==> inputs of run C <==
## pow_5_pipe
module pow_5_pipe
(
    input             clock,
    input      [17:0] n,
    output reg [17:0] n_pow_5
);
Settings: LEC_CHECK=0, ABC_AREA=0, CAP_MARGIN=40, CORE_MARGIN=2, CORE_UTILIZATION=71, CTS_CLUSTER_SIZE=41, HOLD_SLACK_MARGIN=-0.1, MAX_ROUTING_LAYER=met4, PLACE_DENSITY=0.62, SETUP_SLACK_MARGIN=0.19, SLEW_MARGIN=20, TNS_END_PERCENT=5; clock period 4.24 ns.
run.sh (not shown) runs the stock make flow with config.mk's settings and CLKGATE_MAP_FILE=.
==> run G: changes against run C <==
==> flow/config.mk (replaced) <==
export PLATFORM = sky130hd
export DESIGN_NAME = pow_5_pipe
export DESIGN_NICKNAME = pow_5_pipe
export VERILOG_FILES = /design/flow/design.v
export SDC_FILE = /design/flow/constraint.sdc
export NUM_CORES = 4
export LEC_CHECK = 0
export CAP_MARGIN = 20
export CORE_MARGIN = 2
export CORE_UTILIZATION = 40
export SLEW_MARGIN = 20
==> flow/constraint.sdc (replaced) <==
create_clock -name core_clock -period 5.21 [get_ports {clock}]
set_input_delay 1.0420 -clock core_clock [delete_from_list [all_inputs] [get_ports {clock}]]
set_output_delay 1.0420 -clock core_clock [all_outputs]
set_load 0.01 [all_outputs]
==> comparison table <==
First drt pass iteration count: run C 7; run G 5
Post-route core utilization: run C 0.864; run G 0.469
Maximum number of pins on one net before global-route repair: run C 17; run G 18
Setup slack on the worst flop-to-flop path: run C -740 ps; run G 220 ps
Result of the run: run C failed layout checks; run G failed layout checks
Reasons for failing layout checks: run C setup timing; run G setup timing
Later-pin clock latency in the skew report: run C 460 ps; run G 480 ps
Non-clock buffer total of the final layout: run C 345; run G 222
Part of the cycle the worst path needs: run C 1.18; run G 1.02
Final HPWL DP: run C 43,700 um; run G 39,100 um
Routed wire length on met3: run C 2300 um; run G 1790 um
Post-route setup TNS: run C -15,940 ps; run G -139 ps
Area Growth Syn to Fin: run C 20.4%; run G 16.4%
Buffers & Inverters on Critical Path: run C 6; run G 8
Count of non-filler cells in the finished layout: run C 3,029; run G 3,202
Met2 Wirelength: run C 29,600 um; run G 23,200 um
Data buffer area share: run C 0.108; run G 0.0754
Die W: run C 177 um; run G 234 um
Combinational share of cell area: run C 0.658; run G 0.671
End point of the worst hold path: run C n_3[17]; run G n_2[16]
Path length in cells of the critical path: run C 20; run G 22


==> lagoon: inputs <==
==> flow/design.v <==
module pow_5_pipe
(
    input             clock,
    input      [17:0] n,
    output reg [17:0] n_pow_5
);
    reg [17:0] n_1, n_2, n_3;
    reg [17:0] n_pow_2, n_pow_3, n_pow_4;
    always @(posedge clock)
    begin
        n_1 <= n;
        n_2 <= n_1;
        n_3 <= n_2;
        n_pow_2 <= n * n;
        n_pow_3 <= n_pow_2 * n_1;
        n_pow_4 <= n_pow_3 * n_2;
        n_pow_5 <= n_pow_4 * n_3;
    end
endmodule
==> flow/run.sh <==
#!/bin/bash
# the make line also repeats each setting of config.mk as NAME=value (left out here)
make -C /OpenROAD-flow-scripts/flow DESIGN_CONFIG=/design/flow/config.mk WORK_HOME=/design/flow/orfs CLKGATE_MAP_FILE= finish
==> flow/config.mk <==
export PLATFORM = sky130hd
export DESIGN_NAME = pow_5_pipe
export DESIGN_NICKNAME = pow_5_pipe
export VERILOG_FILES = /design/flow/design.v
export SDC_FILE = /design/flow/constraint.sdc
export NUM_CORES = 4
export LEC_CHECK = 0
export ABC_AREA = 0
export CAP_MARGIN = 40
export CORE_ASPECT_RATIO = 0.91
export CORE_MARGIN = 2
export CORE_UTILIZATION = 72
export CTS_CLUSTER_DIAMETER = 382
export CTS_CLUSTER_SIZE = 22
export PLACE_DENSITY_LB_ADDON = 0.04
export SETUP_SLACK_MARGIN = -0.45
export SLEW_MARGIN = 20
==> flow/constraint.sdc <==
create_clock -name core_clock -period 4.54 [get_ports {clock}]
set_input_delay 0.9080 -clock core_clock [delete_from_list [all_inputs] [get_ports {clock}]]
set_output_delay 0.9080 -clock core_clock [all_outputs]
set_load 0.01 [all_outputs]
==> onyx: changes against lagoon <==
ABC_AREA = 1   (was 0)
CAP_MARGIN = 20   (was 40)
CORE_ASPECT_RATIO = not set   (was 0.91)
CTS_CLUSTER_DIAMETER = not set   (was 382)
CTS_CLUSTER_SIZE = not set   (was 22)
PLACE_DENSITY_LB_ADDON = not set   (was 0.04)
SETUP_SLACK_MARGIN = not set   (was -0.45)
==> flow/constraint.sdc (replaced) <==
create_clock -name core_clock -period 4.27 [get_ports {clock}]
set_input_delay 0.8540 -clock core_clock [delete_from_list [all_inputs] [get_ports {clock}]]
set_output_delay 0.8540 -clock core_clock [all_outputs]
set_load 0.01 [all_outputs]
==> fjord: changes against lagoon <==
ABC_AREA = not set   (was 0)
CAP_MARGIN = 20   (was 40)
CORE_ASPECT_RATIO = not set   (was 0.91)
CORE_UTILIZATION = 69   (was 72)
CTS_CLUSTER_DIAMETER = not set   (was 382)
CTS_CLUSTER_SIZE = not set   (was 22)
PLACE_DENSITY_LB_ADDON = not set   (was 0.04)
SETUP_SLACK_MARGIN = not set   (was -0.45)
==> flow/constraint.sdc (replaced) <==
create_clock -name core_clock -period 6.23 [get_ports {clock}]
set_input_delay 1.2460 -clock core_clock [delete_from_list [all_inputs] [get_ports {clock}]]
set_output_delay 1.2460 -clock core_clock [all_outputs]
set_load 0.01 [all_outputs]
==> raven: changes against lagoon <==
ABC_AREA = 1   (was 0)
CORE_ASPECT_RATIO = not set   (was 0.91)
CORE_UTILIZATION = 65   (was 72)
CTS_CLUSTER_DIAMETER = not set   (was 382)
CTS_CLUSTER_SIZE = not set   (was 22)
PLACE_DENSITY = 0.68   (was not set)
PLACE_DENSITY_LB_ADDON = not set   (was 0.04)
SETUP_SLACK_MARGIN = 0.19   (was -0.45)
==> flow/constraint.sdc (replaced) <==
create_clock -name core_clock -period 4.34 [get_ports {clock}]
set_input_delay 0.8680 -clock core_clock [delete_from_list [all_inputs] [get_ports {clock}]]
set_output_delay 0.8680 -clock core_clock [all_outputs]
set_load 0.01 [all_outputs]
==> comparison table <==
quantity	fjord	raven	lagoon	onyx
Run status	no timing/DRC/antenna violations	complete, but fails checks	complete, but fails checks	stopped before the end
Last stage reached	-	-	-	5_1_grt
Layout check failures	-	negative setup slack	negative setup slack	-
Floorplan die height	179.1 um	190.8 um	167.5 um	181.5 um
Critical-path maximum fanout	4	5	8	-
Top Metal Used	met4	met4	met5	-
Worst Reg2Reg Path Length in Cells	17	22	18	-
Capturing element type of the critical path	register	register	register	-
Critical R2R Capture	n_pow_4[17]	n_pow_5[15]	n_pow_4[17]	-
Levels on crit path	18	22	18	-
Fin util	75.39%	85.84%	90.16%	-
Hold path cells	0	0	0	-
Area of combinational cells with multiple inputs	16160 um^2	17970 um^2	17010 um^2	-
Post-synthesis cell count from yosys	2316	2978	2316	2978
Setup crit start kind	input pin	register	register	-
Worst slew pin tran	0.8827 ns	-	0.5466 ns	-
Average cell area after synthesis	9.131 um^2	7.615 um^2	9.131 um^2	7.615 um^2
Number of warning messages in the logs	30	33	31	-


==> violet: inputs <==
// pow_5_pipe: RTL as listed in full above, without the edits since
make LEC_CHECK=0 ABC_AREA=1 CAP_MARGIN=20 CORE_ASPECT_RATIO=1.44 CORE_MARGIN=2 CORE_UTILIZATION=72 CTS_CLUSTER_DIAMETER=374 CTS_CLUSTER_SIZE=98 SLEW_MARGIN=20 TNS_END_PERCENT=5 finish   # period 3.51 ns
==> pepper: changes against violet <==
ABC_AREA = unset   (was 1)
CORE_ASPECT_RATIO = unset   (was 1.44)
CTS_CLUSTER_DIAMETER = unset   (was 374)
CTS_CLUSTER_SIZE = 15   (was 98)
PLACE_DENSITY_LB_ADDON = 0.26   (was unset)
TNS_END_PERCENT = unset   (was 5)
==> flow/constraint.sdc (replaced) <==
create_clock -name core_clock -period 5.93 [get_ports {clock}]
set_input_delay 1.1860 -clock core_clock [delete_from_list [all_inputs] [get_ports {clock}]]
set_output_delay 1.1860 -clock core_clock [all_outputs]
set_load 0.01 [all_outputs]
==> delta: changes against violet <==
ABC_AREA = unset   (was 1)
CORE_ASPECT_RATIO = unset   (was 1.44)
CTS_CLUSTER_DIAMETER = unset   (was 374)
CTS_CLUSTER_SIZE = unset   (was 98)
PLACE_DENSITY = 0.4   (was unset)
SETUP_SLACK_MARGIN = 0.52   (was unset)
==> flow/constraint.sdc (replaced) <==
create_clock -name core_clock -period 3.89 [get_ports {clock}]
set_input_delay 0.7780 -clock core_clock [delete_from_list [all_inputs] [get_ports {clock}]]
set_output_delay 0.7780 -clock core_clock [all_outputs]
set_load 0.01 [all_outputs]
==> willow: changes against violet <==
CORE_ASPECT_RATIO = unset   (was 1.44)
CORE_UTILIZATION = 55   (was 72)
CTS_CLUSTER_DIAMETER = 371   (was 374)
TNS_END_PERCENT = 10   (was 5)
==> flow/constraint.sdc (replaced) <==
create_clock -name core_clock -period 6.25 [get_ports {clock}]
set_input_delay 1.2500 -clock core_clock [delete_from_list [all_inputs] [get_ports {clock}]]
set_output_delay 1.2500 -clock core_clock [all_outputs]
set_load 0.01 [all_outputs]
==> summary of the runs <==
- pepper completed with no timing, DRC or antenna violations. delta reached the layout checks and failed them: negative setup slack. violet reached the layout checks and failed them: negative setup slack. willow completed with no timing, DRC or antenna violations.
- Worst setup slack, lowest first: violet, delta, pepper, willow.
- In count of clock-buffer cells in the layout, violet and pepper do not differ.
- The highest non-clock buffer count belongs to violet, the lowest to willow.
- Clock skew, highest first: violet, willow, delta, pepper.
- The lowest via count belongs to pepper, the highest to violet.
- Routed wire length, lowest first: willow, pepper, delta, violet.
- Cell area: violet > delta > willow > pepper.
==> figures <==
quantity	delta	pepper	willow	violet
Core Area	28800 µm²	28800 µm²	40700 µm²	31200 µm²
Outcome	failed layout checks	no timing/DRC/antenna violations	no timing/DRC/antenna violations	failed layout checks
Reasons for failing layout checks	negative setup slack	-	-	negative setup slack
Share of synthesized area spent on multiplexers	0.000473	0.000473	0	0
Number of cells on the worst reg-to-reg path	23	17	19	19
ClkCell Share	0.0248	0.0253	0.0241	0.0230
End of the worst hold path	n_2[16]	n_2[16]	n_3[17]	n_2[17]
Final Core Density	0.897	0.807	0.599	0.890
Repair and plain buffers	337	141	99	381
Seq/total area	0.0985	0.105	0.100	0.0930
Post-route setup slack	-1170 ps	181 ps	301 ps	-1570 ps
Element type at the critical path start	input port	input port	input port	flop
Adder share	0.519	0.519	0.484	0.484
Crit path buf inv count	5	5	5	4
Post-synth design cell area	21100 µm²	21100 µm²	22700 µm²	22700 µm²
